## breakout
module breakout(
    input logic clk,
    input logic right,
    input logic left,
    input logic reset,
    output logic [2:0] red,
    output logic [2:0] green,
    output logic [2:0] blue,
    output logic hsync,
    output logic vsync
    );
logic [9:0] xpos;
logic [9:0] ypos;
vga signal_generator_inst(clk, reset, hsync, vsync, xpos, ypos);
game game_inst(clk, xpos, ypos, right, left, reset, red, green, blue);                                                                  
endmodule
For scale: roughly 1700 cells after synthesis, about 15 I/O pins, about 11000 um^2 of cells after synthesis.
make LEC_CHECK=0 ABC_AREA=1 CAP_MARGIN=20 CORE_MARGIN=2 CORE_UTILIZATION=71 PLACE_DENSITY=0.39 SLEW_MARGIN=20 TNS_END_PERCENT=15 finish   # period 3.76 ns
run.sh (not shown) runs the stock make flow with config.mk's settings and CLKGATE_MAP_FILE=.
The starting point finished with setup timing left.
==> next run, changes <==
Settings changed: CORE_UTILIZATION 71 to 65, PLACE_DENSITY 0.39 to default, TNS_END_PERCENT 15 to default.
Clock period 3.76 ns to 4.68 ns, I/O delays scaled along.
=>
- The new run produced a clean layout
- design area decreases by 6.8%
- clock power shrinks by 15%
- clock-buffer cell count is unchanged
- critical path depth rose by 3
- routed wire length falls by 11%
- die area came out higher by about 9%
- total power shrinks by about 20%
- global-route usage fell by 6.3 points
- worst hold slack is about the same
- core utilization goes down by 14 points
- via count is lower by about 8%
==> next run, changes <==
Settings changed: ABC_AREA 1 to default, CORE_UTILIZATION 65 to 40.
Clock period 4.68 ns to 6.49 ns, I/O delays scaled along.
- The new run completed with no timing, DRC or antenna violations
- register-to-register slack is better by 1.7 ns
- total power falls by a quarter to a third
- via count falls by a quarter to a third
- critical path depth falls by 5
- synthesized cell count falls by a quarter to a third
==> next run, changes <==
Clock period 6.49 ns to 8.0 ns, I/O delays scaled along.
Outcome: Global-route usage goes up by 0.19 points; flip-flop count does not change; die area stays the same; via count goes down slightly; power goes down by about a fifth; worst hold slack barely changes; design area hardly moves; wire length goes down slightly.
==> next run, changes <==
Settings changed: ABC_AREA from default to 1, CORE_MARGIN 2 to 7, CORE_UTILIZATION 40 to 59, CTS_CLUSTER_DIAMETER from default to 248, CTS_CLUSTER_SIZE from default to 100, HOLD_SLACK_MARGIN from default to 0.29, PLACE_DENSITY from default to 0.4, TNS_END_PERCENT from default to 10.
=> Worst hold slack loses 0.0071 ns. Combinational power went up by a few percent. Flip-flop count is unchanged. Total power went down by a few percent. Register-to-register slack loses 0.66 ns.
==> next run, changes <==
Settings changed: CORE_MARGIN 7 to 2, CORE_UTILIZATION 59 to 71, CTS_CLUSTER_DIAMETER 248 to default, CTS_CLUSTER_SIZE 100 to default, HOLD_SLACK_MARGIN 0.29 to default, PLACE_DENSITY 0.4 to default, TNS_END_PERCENT 10 to default.
Clock period 8.0 ns to 6.5 ns, I/O delays scaled along.
Result: Total power increases by a quarter to a third; setup slack is worse by 1.2 ns; wire length decreases slightly; sequential cell count is unchanged; sequential power increases by about a fifth; final area hardly moves; synthesized cell count does not change; global-route usage increases by 11 points; via count increases by a few percent; area after synthesis stays the same; first-iteration DRC count increases by about a fifth.

alpha:
Starting RTL as in the previous note.
export LEC_CHECK = 0
export ABC_AREA = 1
export CAP_MARGIN = 0
export CORE_ASPECT_RATIO = 1.23
export CORE_MARGIN = 2
export CORE_UTILIZATION = 72
export CTS_CLUSTER_DIAMETER = 396
export CTS_CLUSTER_SIZE = 97
export SETUP_SLACK_MARGIN = 0.31
export SLEW_MARGIN = 20
export TNS_END_PERCENT = 10
create_clock -name core_clock -period 4.36 [get_ports {clk}]
#### Input delta (beta over alpha)
==> flow/config.mk <==
export PLATFORM = sky130hd
export DESIGN_NAME = breakout
export DESIGN_NICKNAME = breakout
export VERILOG_FILES = /design/flow/design.v
export SDC_FILE = /design/flow/constraint.sdc
export NUM_CORES = 4
export LEC_CHECK = 0
export ABC_AREA = 1
export CAP_MARGIN = 20
export CORE_MARGIN = 2
export CORE_UTILIZATION = 72
export CTS_CLUSTER_SIZE = 97
export SETUP_SLACK_MARGIN = 0.91
export SLEW_MARGIN = 20
==> flow/constraint.sdc <==
create_clock -name core_clock -period 3.79 [get_ports {clk}]
set_input_delay 0.7580 -clock core_clock [delete_from_list [all_inputs] [get_ports {clk}]]
set_output_delay 0.7580 -clock core_clock [all_outputs]
set_load 0.01 [all_outputs]
[summary]
- beta finished every stage; the final checks, however, were not passed, the failures being setup timing.
- Changes observed in beta relative to alpha: fill cell total of the finished layout decreased 129; post-cts repair resize count moved up; standby leakage power picked up an extra 7.5%; worst setup slack lower; half-perimeter wire length after detailed placement now sits higher.
- beta — relative contribution of the clock network to total power 1.8 points lower, alpha as reference
The following lists how gamma was set up differently from beta:
diff --git a/flow/config.mk b/flow/config.mk
--- a/flow/config.mk
+++ b/flow/config.mk
@@ -9,2 +9,3 @@
 export CAP_MARGIN = 20
+export CORE_ASPECT_RATIO = 1.23
 export CORE_MARGIN = 2
@@ -12,3 +13,3 @@
 export CTS_CLUSTER_SIZE = 97
-export SETUP_SLACK_MARGIN = 0.91
 export SLEW_MARGIN = 20
+export TNS_END_PERCENT = 10
==> flow/constraint.sdc <==
create_clock -name core_clock -period 4.36 [get_ports {clk}]
set_input_delay 0.8720 -clock core_clock [delete_from_list [all_inputs] [get_ports {clk}]]
set_output_delay 0.8720 -clock core_clock [all_outputs]
set_load 0.01 [all_outputs]
Notes after the runs:
- Compared with beta, gamma shows a lower sequential power.
- The flow did not stop early for gamma: all stages ran, and the layout cleared the timing, design-rule and antenna checks.
- beta → gamma: wire length decreased 5100 microns; register share of the cell area increased 2.0 points; design area decreased 8.3%.
- From beta to gamma the numbers moved as follows: final total negative setup slack rose 1530 ps, last weighted congestion value of the routability-driven placer about even, global-route wire length before repair fell about 6%, total power fell 730 uW.
- Diff beta -> gamma: worst slack at placement went up by 240 ps; internal power summed over all cells went down by 580 uW.
The inputs of delta differ from those of gamma as listed below.
diff --git a/flow/config.mk b/flow/config.mk
--- a/flow/config.mk
+++ b/flow/config.mk
@@ -9,6 +9,7 @@
 export CAP_MARGIN = 20
-export CORE_ASPECT_RATIO = 1.23
+export CORE_ASPECT_RATIO = 0.71
 export CORE_MARGIN = 2
 export CORE_UTILIZATION = 72
-export CTS_CLUSTER_SIZE = 97
+export CTS_CLUSTER_DIAMETER = 375
+export CTS_CLUSTER_SIZE = 98
 export SLEW_MARGIN = 20
==> flow/constraint.sdc <==
create_clock -name core_clock -period 8.83 [get_ports {clk}]
set_input_delay 1.7660 -clock core_clock [delete_from_list [all_inputs] [get_ports {clk}]]
set_output_delay 1.7660 -clock core_clock [all_outputs]
set_load 0.01 [all_outputs]
- Delta (delta minus gamma): total power has decreased; total wire length has decreased; CTS clock-pin slew for the worst setup and hold paths has remained practically unchanged; maximum ir drop on the vdd rail has decreased.
- Changes observed in delta relative to gamma: non-clock buffer count decreased by 26 relative to the old numbers, worst reg-to-reg setup slack increased by 3730 ps relative to the old numbers, post-detailed-route via-to-cell ratio closely matched the old numbers.
- Combinational cell fraction of total power: delta vs gamma down 0.3 points
- gamma has a higher total number of vias than delta.
- Synthesized instance count: gamma vs delta identical
- Taking gamma as 1.0, delta lands at 0.50 on cell internal power dissipation.

## JK
breakout again, from the RTL that the note above started with.
Settings: LEC_CHECK=0, ABC_AREA=1, CAP_MARGIN=20, CORE_MARGIN=2, CORE_UTILIZATION=40, CTS_CLUSTER_DIAMETER=291, MAX_ROUTING_LAYER=met4, SLEW_MARGIN=20; clock period 8.0 ns.
--- input diff JK..MS ---
Settings: clearing CTS_CLUSTER_DIAMETER, which used to be 291; putting SETUP_SLACK_MARGIN at -0.14 where nothing was set; clearing MAX_ROUTING_LAYER, which used to be met4; clearing ABC_AREA, which used to be 1; swapping 8.0 for 6.49 in the clock period (ns, I/O delays scaled along).
Notes after the runs:
MS: PASS, flow complete, no timing, DRC or antenna violations
When the final numbers for MS and JK were put side by side, the global-route usage over all layers turned out to be smaller in MS.
Number of buffers inserted for hold repair after clock tree synthesis came out exactly the same in MS and JK.
When MS is measured against JK, its chip area turns out 10% lower.
Modified inputs, AL compared to MS
Settings: clearing SETUP_SLACK_MARGIN, which used to be -0.14; putting ABC_AREA at 1 where nothing was set; swapping 40 for 69 in CORE_UTILIZATION; swapping 6.49 for 3.79 in the clock period (ns, I/O delays scaled along).
--- outcome ---
Taking MS as the reference, in AL width of the die shrank by about 20%, design area grew by about 18%, synthesized cell count grew by 44%, transition time at the pin with the least slew margin grew by 120 ps, area of the core shrank by 36%. AL finished all stages; layout check result: FAIL, due to setup timing. Reported for AL and MS, number of flops mapped to enable cells by yosys turned out identical to the last digit.
Modified inputs, TR compared to AL
Settings: putting PLACE_DENSITY_LB_ADDON at 0.02 where nothing was set; swapping 69 for 72 in CORE_UTILIZATION; swapping 3.79 for 3.61 in the clock period (ns, I/O delays scaled along).
--- outcome ---
In TR the implementation ran to completion but is not tape-out ready, as the final checks report setup timing. Starting density of the core is higher on TR. On worst hold slack, TR and AL are neck and neck. TR vs AL: path length in cells of the critical path down by a few percent. | total global-route track usage | TR vs AL | 3.9 points higher |. When TR is measured against AL, its number of DRC markers in iteration 0 turns out 54% higher. When the final numbers for TR and AL were put side by side, the combinational cell area excluding buffers and inverters turned out to be smaller in AL. Cmp TR and AL / area growth from synthesis to final layout / lower: AL. Average wire per standard cell, TR vs AL: up by a little under 10%. From AL to TR the numbers moved as follows: met3 layer usage reported by global route grew by 0.90 points, met2 usage grew by 7.1 points, post-place setup slack shrank by 240 ps.

Starting RTL as in the previous note.
Design breakout, start of the top module:
module breakout(
    input logic clk,
    input logic right,
    input logic left,
    input logic reset,
    output logic [2:0] red,
    output logic [2:0] green,
    output logic [2:0] blue,
    output logic hsync,
    output logic vsync
    );
Settings: LEC_CHECK=0, ABC_AREA=1, CAP_MARGIN=20, CORE_MARGIN=2, CORE_UTILIZATION=72, CTS_CLUSTER_DIAMETER=397, CTS_CLUSTER_SIZE=97, PLACE_DENSITY=0.37, SETUP_SLACK_MARGIN=0.91, SLEW_MARGIN=20, TNS_END_PERCENT=10; clock period 3.79 ns.
The first run completed and failed the layout checks on negative setup slack.
Change:
--- a/flow/config.mk
+++ b/flow/config.mk
@@ -11,7 +11,4 @@
 export CORE_UTILIZATION = 72
-export CTS_CLUSTER_DIAMETER = 397
-export CTS_CLUSTER_SIZE = 97
-export PLACE_DENSITY = 0.37
-export SETUP_SLACK_MARGIN = 0.91
+export CTS_CLUSTER_SIZE = 10
+export HOLD_SLACK_MARGIN = 0.26
 export SLEW_MARGIN = 20
-export TNS_END_PERCENT = 10
Result: The new run finished but fails on negative setup slack. Synthesized cell count stays the same. Non-clock buffer count came out higher by 18. Global-route usage came out higher by 0.62 points. Register-to-register slack got worse by 470 ps.
Change:
--- a/flow/config.mk
+++ b/flow/config.mk
@@ -7,8 +7,5 @@
 export LEC_CHECK = 0
-export ABC_AREA = 1
 export CAP_MARGIN = 20
 export CORE_MARGIN = 2
-export CORE_UTILIZATION = 72
-export CTS_CLUSTER_SIZE = 10
-export HOLD_SLACK_MARGIN = 0.26
+export CORE_UTILIZATION = 47
 export SLEW_MARGIN = 20
==> flow/constraint.sdc (replaced) <==
create_clock -name core_clock -period 6.49 [get_ports {clk}]
set_input_delay 1.2980 -clock core_clock [delete_from_list [all_inputs] [get_ports {clk}]]
set_output_delay 1.2980 -clock core_clock [all_outputs]
set_load 0.01 [all_outputs]
=> The new run produced a clean layout; routed wire length fell by about 35%; synthesized area fell by about 10%; count of clock-buffer cells in the layout fell by 1; utilization fell by 35 points; flip-flop count is unchanged; critical path depth fell by 4.
Change:
--- a/flow/config.mk
+++ b/flow/config.mk
@@ -7,5 +7,6 @@
 export LEC_CHECK = 0
+export ABC_AREA = 1
 export CAP_MARGIN = 20
 export CORE_MARGIN = 2
-export CORE_UTILIZATION = 47
+export CORE_UTILIZATION = 67
 export SLEW_MARGIN = 20
==> flow/constraint.sdc (replaced) <==
create_clock -name core_clock -period 5.17 [get_ports {clk}]
set_input_delay 1.0340 -clock core_clock [delete_from_list [all_inputs] [get_ports {clk}]]
set_output_delay 1.0340 -clock core_clock [all_outputs]
set_load 0.01 [all_outputs]
Cell count came out higher by about 33%.
Setup slack is worse by 190 ps.
Die size came out lower by about 20%.
Change:
--- a/flow/config.mk
+++ b/flow/config.mk
@@ -7,6 +7,5 @@
 export LEC_CHECK = 0
-export ABC_AREA = 1
 export CAP_MARGIN = 20
 export CORE_MARGIN = 2
-export CORE_UTILIZATION = 67
+export CORE_UTILIZATION = 22
 export SLEW_MARGIN = 20
==> flow/constraint.sdc (replaced) <==
create_clock -name core_clock -period 12.5 [get_ports {clk}]
set_input_delay 2.5000 -clock core_clock [delete_from_list [all_inputs] [get_ports {clk}]]
set_output_delay 2.5000 -clock core_clock [all_outputs]
set_load 0.01 [all_outputs]
What happened: The changed run completed with no timing, DRC or antenna violations. Clock power decreases by 61%. Clock-buffer cell count is unchanged. Setup slack gets better by 5000 ps.
Change:
--- a/flow/config.mk
+++ b/flow/config.mk
@@ -9,3 +9,5 @@
 export CORE_MARGIN = 2
-export CORE_UTILIZATION = 22
+export CORE_UTILIZATION = 72
+export CTS_CLUSTER_DIAMETER = 375
+export CTS_CLUSTER_SIZE = 98
 export SLEW_MARGIN = 20
==> flow/constraint.sdc (replaced) <==
create_clock -name core_clock -period 8.83 [get_ports {clk}]
set_input_delay 1.7660 -clock core_clock [delete_from_list [all_inputs] [get_ports {clk}]]
set_output_delay 1.7660 -clock core_clock [all_outputs]
set_load 0.01 [all_outputs]
Total power rose by well over a third.
Setup slack is worse by 2900 ps.
Worst hold slack improves by 3.8 ps.
Clock power rises by well over a third.
Power is estimated from default activity; no workload was simulated.
